== run A ==
## lidar_system_top
module lidar_system_top (
    input  wire clk,
    input  wire rst,
    input  wire rx,      
    output wire tx,      
    output wire [15:0] dbg_max_idx,
    output wire [15:0] dbg_min_idx,
    output wire [15:0] dbg_max_dist,
    output wire [15:0] dbg_min_dist,
    output wire [15:0] dbg_obs_alert,
    output wire [15:0] dbg_max_angle,
    output wire [15:0] dbg_min_angle,
    output wire        dbg_angle_done
);
    wire [7:0] rx_data;
    wire       rx_valid;
    RxD u_rxd (
        .clk(clk),
        .rx(rx),
        .rst(rst),
        .data(rx_data),
        .data_valid(rx_valid)
    );
    wire [15:0] max_idx, min_idx, max_dist, min_dist, obs_alert;
    wire [15:0] max_angle, min_angle;
    wire        angle_done;
    distance_process u_dp (
        .clk(clk),
        .rst(rst),
        .data_in(rx_data),
        .data_valid(rx_valid),
        .max_idx(max_idx),
        .min_idx(min_idx),
        .max_dist(max_dist),
        .min_dist(min_dist),
        .obs_alert(obs_alert),
        .max_angle(max_angle),
        .min_angle(min_angle),
        .angle_done(angle_done)
    );
    reg [7:0] tx_data;               
    reg       tx_send;               
    wire      tx_busy;               
    reg [31:0] tx_packet;            
    TxD u_txd (
        .clk(clk),
        .rst(rst),
        .data(tx_data),
        .send(tx_send),
        .tx(tx),
        .busy(tx_busy)
    );
    localparam TX_IDLE  = 3'd0;  
    localparam TX_PREP  = 3'd1;  
    localparam TX_SEND  = 3'd2;  
    localparam TX_WAIT  = 3'd3;  
    reg [2:0] tx_state;     
    reg [1:0] byte_ptr;     
    reg [15:0] send_word;   
    reg angle_done_d;
    always @(posedge clk) begin
        if (rst) angle_done_d <= 1'b0;
        else     angle_done_d <= angle_done;
    end
    always @(posedge clk) begin
        if (rst) begin                           
            tx_state   <= TX_IDLE;
            tx_send    <= 1'b0;
            tx_data    <= 8'd0;
            tx_packet  <= 32'd0;
            byte_ptr   <= 2'd0;
        end else begin
            tx_send <= 1'b0;
            case (tx_state)
                TX_IDLE: begin
                    if (angle_done_d) begin
                        tx_packet <= { min_angle[15:8], min_angle[7:0], max_angle[15:8], max_angle[7:0] };
  ...
make LEC_CHECK=0 ABC_AREA=1 CAP_MARGIN=20 CELL_PAD_IN_SITES_DETAIL_PLACEMENT=2 CELL_PAD_IN_SITES_GLOBAL_PLACEMENT=1 CORE_ASPECT_RATIO=1.48 CORE_MARGIN=10 CORE_UTILIZATION=50 GPL_ROUTABILITY_DRIVEN=0 MIN_ROUTING_LAYER=met2 PLACE_DENSITY=0.63 SETUP_SLACK_MARGIN=2.55 SLEW_MARGIN=20 finish   # period 10.0 ns
run.sh (not shown) runs the stock make flow with config.mk's settings and CLKGATE_MAP_FILE=.
The flow ended early for run A: it failed with a tool error in detailed placement (3_5_place_dp).
## Diff of input files: run B against run A
# run A
export LEC_CHECK = 0
export ABC_AREA = 1
export CAP_MARGIN = 20
export CELL_PAD_IN_SITES_DETAIL_PLACEMENT = 2
export CELL_PAD_IN_SITES_GLOBAL_PLACEMENT = 1
export CORE_ASPECT_RATIO = 1.48
export CORE_MARGIN = 10
export CORE_UTILIZATION = 50
export GPL_ROUTABILITY_DRIVEN = 0
export MIN_ROUTING_LAYER = met2
export PLACE_DENSITY = 0.63
export SETUP_SLACK_MARGIN = 2.55
export SLEW_MARGIN = 20
create_clock -name core_clock -period 10.0 [get_ports {clk}]
# run B
export LEC_CHECK = 0
export ABC_AREA = 1
export CAP_MARGIN = 20
export CELL_PAD_IN_SITES_DETAIL_PLACEMENT = 1
export CORE_ASPECT_RATIO = 1.67
export CORE_MARGIN = 2
export CORE_UTILIZATION = 40
export CTS_CLUSTER_DIAMETER = 150
export GPL_TIMING_DRIVEN = 0
export HOLD_SLACK_MARGIN = 0.11
export MIN_ROUTING_LAYER = met2
export SETUP_SLACK_MARGIN = 0.58
export SLEW_MARGIN = 0
export TNS_END_PERCENT = 90
create_clock -name core_clock -period 10.0 [get_ports {clk}]
Findings:
Both conditions hold for run B: the flow ran to the end and the final layout passed the timing, design-rule and antenna checks. I/O pin total: run B vs run A, no meaningful difference. Proportion of synthesized flip-flops having asynchronous set or reset: run A vs run B identical. Re xor-xnor portion of the synthesized cell area: no difference whatsoever between run A and run B. Run B -> run A: count of flip-flops with a built-in enable after synthesis delta 0, exact match. Die height delta for run B relative to run A: 14% higher. Floorplan-stage core utilization for run B: 10 points down relative to run A. Summary: with run A as the reference, chip footprint in run B moved up by more than 10%. Going from run A to run B, number of cell rows now sits higher; total standard cell area after synthesis stayed essentially flat.
### run B -> run C
# run B
export LEC_CHECK = 0
export ABC_AREA = 1
export CAP_MARGIN = 20
export CELL_PAD_IN_SITES_DETAIL_PLACEMENT = 1
export CORE_ASPECT_RATIO = 1.67
export CORE_MARGIN = 2
export CORE_UTILIZATION = 40
export CTS_CLUSTER_DIAMETER = 150
export GPL_TIMING_DRIVEN = 0
export HOLD_SLACK_MARGIN = 0.11
export MIN_ROUTING_LAYER = met2
export SETUP_SLACK_MARGIN = 0.58
export SLEW_MARGIN = 0
export TNS_END_PERCENT = 90
create_clock -name core_clock -period 10.0 [get_ports {clk}]
# run C
export LEC_CHECK = 0
export CAP_MARGIN = 20
export CORE_MARGIN = 2
export CORE_UTILIZATION = 37
export PLACE_DENSITY = 0.6
export SLEW_MARGIN = 20
create_clock -name core_clock -period 9.63 [get_ports {clk}]
--- outcome ---
Cmp run C vs run B: iteration tally of the first detailed-router pass lower in run C. Looking at largest stage delay on the critical path, run C sits 0.06 ns lower than run B does. Run comparison: run C timing endpoint of the critical path u_dp.u_angle.min_angle[7]; run B timing endpoint of the critical path u_dp.u_angle.max_angle[13]. Summary of run C over run B: ratio of final minimum period to clock period now larger; multi-input logic portion of the cell area now larger; design area now smaller; placer's final routability congestion estimate now smaller; global routing usage on met1 now larger. Diff run B -> run C: detailed-route wire length went down about 30%; utilization went down 3.3 points; global-route wire length before repair went down 88 mm.
Setup changes, run C to run D
# run C
export LEC_CHECK = 0
export CAP_MARGIN = 20
export CORE_MARGIN = 2
export CORE_UTILIZATION = 37
export PLACE_DENSITY = 0.6
export SLEW_MARGIN = 20
create_clock -name core_clock -period 9.63 [get_ports {clk}]
# run D
export LEC_CHECK = 0
export ABC_AREA = 1
export CAP_MARGIN = 20
export CORE_MARGIN = 2
export CORE_UTILIZATION = 72
export CTS_CLUSTER_DIAMETER = 252
export PLACE_DENSITY = 0.41
export SLEW_MARGIN = 20
create_clock -name core_clock -period 6.58 [get_ports {clk}]
Results
Run C ran to completion and came out clean on the timing, design-rule and antenna checks. From the logs: run D reached the end of the flow and failed the layout checks with setup timing. Between run C and run D, the flow reports maximum frequency increasing by more than 10%. Sequential share of layout area: run D vs run C down 1.3 points. Clock power share sits higher in run D than in run C. Fraction of power consumed by sequential logic ended up 0.6 points lower on run D than on run C. Post-CTS setup buffer count for run D is higher than for run C.

* * *

Setup of build 83:
Starting RTL as in the previous note.
==> flow/design.v (excerpt) <==
module lidar_system_top (
    input  wire clk,
    input  wire rst,
    input  wire rx,      
    output wire tx,      
    output wire [15:0] dbg_max_idx,
    output wire [15:0] dbg_min_idx,
    output wire [15:0] dbg_max_dist,
    output wire [15:0] dbg_min_dist,
    output wire [15:0] dbg_obs_alert,
    output wire [15:0] dbg_max_angle,
    output wire [15:0] dbg_min_angle,
    output wire        dbg_angle_done
);
    wire [7:0] rx_data;
    wire       rx_valid;
    RxD u_rxd (
        .clk(clk),
        .rx(rx),
        .rst(rst),
        .data(rx_data),
        .data_valid(rx_valid)
    );
    wire [15:0] max_idx, min_idx, max_dist, min_dist, obs_alert;
    wire [15:0] max_angle, min_angle;
    wire        angle_done;
    distance_process u_dp (
        .clk(clk),
        .rst(rst),
        .data_in(rx_data),
        .data_valid(rx_valid),
        .max_idx(max_idx),
        .min_idx(min_idx),
        .max_dist(max_dist),
        .min_dist(min_dist),
        .obs_alert(obs_alert),
        .max_angle(max_angle),
        .min_angle(min_angle),
        .angle_done(angle_done)
    );
    reg [7:0] tx_data;               
    reg       tx_send;               
    wire      tx_busy;               
    reg [31:0] tx_packet;            
    TxD u_txd (
        .clk(clk),
        .rst(rst),
        .data(tx_data),
        .send(tx_send),
        .tx(tx),
        .busy(tx_busy)
    );
    localparam TX_IDLE  = 3'd0;  
    localparam TX_PREP  = 3'd1;  
    localparam TX_SEND  = 3'd2;  
    localparam TX_WAIT  = 3'd3;  
    reg [2:0] tx_state;     
    reg [1:0] byte_ptr;     
    reg [15:0] send_word;   
    reg angle_done_d;
    always @(posedge clk) begin
        if (rst) angle_done_d <= 1'b0;
        else     angle_done_d <= angle_done;
    end
    always @(posedge clk) begin
        if (rst) begin                           
            tx_state   <= TX_IDLE;
            tx_send    <= 1'b0;
            tx_data    <= 8'd0;
            tx_packet  <= 32'd0;
            byte_ptr   <= 2'd0;
        end else begin
            tx_send <= 1'b0;
            case (tx_state)
                TX_IDLE: begin
                    if (angle_done_d) begin
  ...
export LEC_CHECK = 0
export ABC_AREA = 1
export CAP_MARGIN = 30
export CELL_PAD_IN_SITES_DETAIL_PLACEMENT = 2
export CELL_PAD_IN_SITES_GLOBAL_PLACEMENT = 3
export CORE_ASPECT_RATIO = 1.48
export CORE_MARGIN = 2
export CORE_UTILIZATION = 66
export GPL_ROUTABILITY_DRIVEN = 0
export GPL_TIMING_DRIVEN = 1
export MIN_ROUTING_LAYER = met2
export PLACE_DENSITY = 0.63
export SETUP_SLACK_MARGIN = 2.55
export SLEW_MARGIN = 25
create_clock -name core_clock -period 10.0 [get_ports {clk}]
No final results exist for build 83, since it was stopped by error GPL-0301 during global placement without I/O.
Input-level comparison between build 35 and build 83:
- PLACE_DENSITY: 0.63 -> 0.6
- GPL_TIMING_DRIVEN: 1 -> unset
- CORE_ASPECT_RATIO: 1.48 -> unset
- CAP_MARGIN: 30 -> 20
- CELL_PAD_IN_SITES_DETAIL_PLACEMENT: 2 -> unset
- SLEW_MARGIN: 25 -> 20
- CELL_PAD_IN_SITES_GLOBAL_PLACEMENT: 3 -> unset
- ABC_AREA: 1 -> unset
- CORE_UTILIZATION: 66 -> 57
- GPL_ROUTABILITY_DRIVEN: 0 -> unset
- SETUP_SLACK_MARGIN: 2.55 -> unset
- MIN_ROUTING_LAYER: met2 -> unset
- the clock period (ns, I/O delays scaled along): 10.0 -> 6.01
--- outcome ---
Build 83 → build 35: share of synthesized area spent on multiplexers up 4.0 points, post-synthesis average cell area up 15%, cell area after synthesis down about 0.65%.
Looking at yosys synthesis chip area across build 35 and build 83, the one that comes out lower is build 35.
Xor/xnor share of the synthesized area, build 35 and build 83: lower on build 83
Count of unique library cells instantiated by Yosys came out higher on build 35 than on build 83.
Build 35 ran in full, but the layout does not pass; the checks complain about negative setup slack.
Per the comparison of build 35 with build 83, die height decreased about 12%; sequential fraction of the synthesis area ~0 delta.
Comparing post-synthesis cell count from yosys for build 35 and build 83, the smaller number came from build 35.
Per the comparison of build 35 with build 83, die size higher, synthesized cell count lower.
Relative to build 35, the following input files were edited for build 60:
- changing PLACE_DENSITY from 0.6 to 0.36
- changing CORE_UTILIZATION from 57 to 72
- changing the clock period (ns, I/O delays scaled along) from 6.01 to 10.5
--- outcome ---
[compare] base=build 35 new=build 60: met2 wire length has decreased; final area has decreased. Number of violations of the max-capacitance limit came out exactly the same in build 60 and build 35. On sequential share of layout area: between build 60 and build 35, it ends up higher for build 60. Detailed route, build 60 vs build 35: via total lower for build 60. Summary of build 60 over build 35: area overhead of the layout relative to synthesis shrank by 15 points; slack of the worst reg-to-reg path grew by 2.83 ns; final period utilization shrank by 43 points; total placed instance area shrank by 10%. | global-route wire length before repair | build 60 vs build 35 | about 6% lower |. Build 60 | status: complete | timing, DRC, antenna: pass. On sequential power, the higher figure sits with build 35, not build 60.
Modified inputs, build 41 compared to build 60
- SETUP_SLACK_MARGIN newly set to -0.37
- CTS_CLUSTER_DIAMETER newly set to 252
- ABC_AREA newly set to 1
- PLACE_DENSITY changed from 0.36 to 0.41
- the clock period (ns, I/O delays scaled along) changed from 10.5 to 6.47
## What came out
For build 41, the flow was terminated by a tool error in global routing and produced no final design.
Against build 60, build 41 reports a area after synthesis that is higher.
The instance area after placement in build 41 was higher than what build 60 gave.
Full die area (build 41 over build 60): increase, 0.64%
Compared with build 60, in build 41 synthesized cell count climbed 1,007, placeable core area shows an increase of about 0.34%.

* * *

Starting RTL as in the previous note.
clock: 9.37 ns
lec_check: 0
cap_margin: 40
core_aspect_ratio: 0.69
core_margin: 2
core_utilization: 46
cts_cluster_diameter: 129
gpl_routability_driven: 0
gpl_timing_driven: 1
place_density_lb_addon: 0.1
setup_slack_margin: 0.91
slew_margin: 35
tns_end_percent: 5
The starting point passed the timing, design-rule and antenna checks.
Change:
Settings changed: ABC_AREA set to 0, CELL_PAD_IN_SITES_GLOBAL_PLACEMENT set to 3, CORE_ASPECT_RATIO 0.69 to 0.57, CORE_UTILIZATION 46 to 31, CTS_CLUSTER_DIAMETER 129 to 167, MAX_ROUTING_LAYER set to met4, PLACE_DENSITY_LB_ADDON 0.1 to 0.13, SLEW_MARGIN 35 to 20, TNS_END_PERCENT 5 to 90.
Result:
- via count went up by 0.34%
- final cell count went up by 11%
- first-iteration DRC count went down by about 7.5%
- worst hold slack gets better by 0.026 ns
- non-clock buffer count went up by 104
- design area went up by 4.2%
- clock-buffer cell count went up by 6
- critical path depth went up by 5
- wire length went up by about 18%
Change:
Settings changed: ABC_AREA 0 to unset, CELL_PAD_IN_SITES_GLOBAL_PLACEMENT 3 to unset, CORE_ASPECT_RATIO 0.57 to 0.69, CORE_UTILIZATION 31 to 72, CTS_CLUSTER_DIAMETER 167 to unset, HOLD_SLACK_MARGIN set to -0.1, MAX_ROUTING_LAYER met4 to unset, PLACE_DENSITY set to 0.64, PLACE_DENSITY_LB_ADDON 0.13 to unset, SETUP_SLACK_MARGIN 0.91 to unset, TNS_END_PERCENT 90 to 5.
Clock period 9.37 ns to 6.45 ns, I/O delays scaled along.
Now the flow finished but failed the layout checks on setup timing; final cell count went down by 10%; total power climbs by 34%; global-route usage rises by 21 points; worst setup slack is worse by 2.8 ns; clock-buffer cell count decreases by 19; first-iteration DRC count climbs by 57%; design area stays flat; hold slack gets worse by 0.023 ns; via count increases by about 10%; wire length went down by about 17%; clock skew goes up by 0.0080 ns.
Change:
Settings changed: CORE_ASPECT_RATIO 0.69 to 0.5, CTS_CLUSTER_SIZE set to 90, HOLD_SLACK_MARGIN -0.1 to unset, MAX_ROUTING_LAYER set to met4, PLACE_DENSITY 0.64 to unset, PLACE_DENSITY_LB_ADDON set to 0.06, SETUP_SLACK_MARGIN set to 1.76.
Clock period 6.45 ns to 6.96 ns, I/O delays scaled along.
Outcome:
- The new run produced a layout that fails on setup timing
- utilization goes up by 0.81 points
- setup slack gets better by 0.21 ns
- non-clock buffer count rises by 1
- final area goes up by 1.2%
- die area barely changes
- clock-buffer cell count grows by 12
- worst hold slack gets better by 0.0060 ns
- power came out lower by about 2.2%
- via count grows by 3.9%
- combinational power goes down by about 12%
- area after synthesis is unchanged

* * *

Setup of v56:
lidar_system_top again, from the RTL that the note above started with.
==> flow/config.mk <==
export PLATFORM = sky130hd
export DESIGN_NAME = lidar_system_top
export DESIGN_NICKNAME = lidar_system_top
export VERILOG_FILES = /design/flow/design.v
export SDC_FILE = /design/flow/constraint.sdc
export NUM_CORES = 4
export LEC_CHECK = 0
export CAP_MARGIN = 20
export CORE_MARGIN = 2
export CORE_UTILIZATION = 40
export PLACE_DENSITY = 0.6
export SLEW_MARGIN = 20
==> flow/constraint.sdc <==
create_clock -name core_clock -period 9.63 [get_ports {clk}]
set_input_delay 1.9260 -clock core_clock [delete_from_list [all_inputs] [get_ports {clk}]]
set_output_delay 1.9260 -clock core_clock [all_outputs]
set_load 0.01 [all_outputs]
For v45, these inputs were changed with respect to v56:
# v56
export LEC_CHECK = 0
export CAP_MARGIN = 20
export CORE_MARGIN = 2
export CORE_UTILIZATION = 40
export PLACE_DENSITY = 0.6
export SLEW_MARGIN = 20
create_clock -name core_clock -period 9.63 [get_ports {clk}]
# v45
export LEC_CHECK = 0
export CAP_MARGIN = 20
export CORE_MARGIN = 2
export CORE_UTILIZATION = 72
export PLACE_DENSITY = 0.66
export SLEW_MARGIN = 20
create_clock -name core_clock -period 7.88 [get_ports {clk}]
[summary]
- Finished, but not clean: v45, with setup timing.
- The cell area reported for v45 is greater than that of v56 by 6.8%.
- Delta (v45 minus v56): clock latency on the worst-skew pair neither gained nor lost much; non-clock buffer count picked up an extra 482; routed length on met3 picked up an extra about 90%; maximum operating frequency picked up an extra 11%.
[inputs] v9 vs v45
# v45
export LEC_CHECK = 0
export CAP_MARGIN = 20
export CORE_MARGIN = 2
export CORE_UTILIZATION = 72
export PLACE_DENSITY = 0.66
export SLEW_MARGIN = 20
create_clock -name core_clock -period 7.88 [get_ports {clk}]
# v9
export LEC_CHECK = 0
export CAP_MARGIN = 20
export CORE_MARGIN = 2
export CORE_UTILIZATION = 57
export SLEW_MARGIN = 20
create_clock -name core_clock -period 5.15 [get_ports {clk}]
- v9 completed end to end; final checks failed (setup timing).
- | sequential power share | v9 vs v45 | 3.3 points lower |
- The run showing the greater worst slack at placement is v45.
- Delta(core area, v9 - v45) > 0
- v9 ends up with a final non-filler cell total that is about 6.4% higher than in v45.
- Worst hold margin for v9 is lower than for v45.
- Diff v45 -> v9 | met2 layer wire length in the routed design | increase of 0.83%
- v9 ends up with a instance area after placement that is 4.0% higher than in v45.
The inputs of v53 differ from those of v9 as listed below.
# v9
export LEC_CHECK = 0
export CAP_MARGIN = 20
export CORE_MARGIN = 2
export CORE_UTILIZATION = 57
export SLEW_MARGIN = 20
create_clock -name core_clock -period 5.15 [get_ports {clk}]
# v53
export LEC_CHECK = 0
export CAP_MARGIN = 20
export CORE_ASPECT_RATIO = 0.74
export CORE_MARGIN = 2
export CORE_UTILIZATION = 40
export HOLD_SLACK_MARGIN = 0.11
export SLEW_MARGIN = 20
create_clock -name core_clock -period 10.0 [get_ports {clk}]
Results
v53: done, clean on timing, DRC and antenna. Compared with v9, in v53 power density of the placed cells moved down; final period utilization moved down; worst slack at placement moved up. Global-route usage in v53 vs v9: down 11 points.
For v11, these inputs were changed with respect to v53:
# v53
export LEC_CHECK = 0
export CAP_MARGIN = 20
export CORE_ASPECT_RATIO = 0.74
export CORE_MARGIN = 2
export CORE_UTILIZATION = 40
export HOLD_SLACK_MARGIN = 0.11
export SLEW_MARGIN = 20
create_clock -name core_clock -period 10.0 [get_ports {clk}]
# v11
export LEC_CHECK = 0
export ABC_AREA = 1
export CAP_MARGIN = 20
export CORE_ASPECT_RATIO = 1.67
export CORE_MARGIN = 2
export CORE_UTILIZATION = 40
export GPL_TIMING_DRIVEN = 0
export HOLD_SLACK_MARGIN = 0.11
export SLEW_MARGIN = 0
export TNS_END_PERCENT = 90
create_clock -name core_clock -period 10.0 [get_ports {clk}]
Results
In the metrics for v53 and v11, the one carrying the higher global-route track usage on met3 is v53.
From v53 to v11 the numbers moved as follows: worst hold slack has decreased; area of the die picked up an extra 0.69%.
Clock-buffer cell count in v11 vs v53: down 2
Changes observed in v11 relative to v53: sequential share of layout area moved down; detailed route wirelength on metal2 moved up; share of the clock period used by the worst path after layout moved down.
Power and IR drop assume default switching activity.
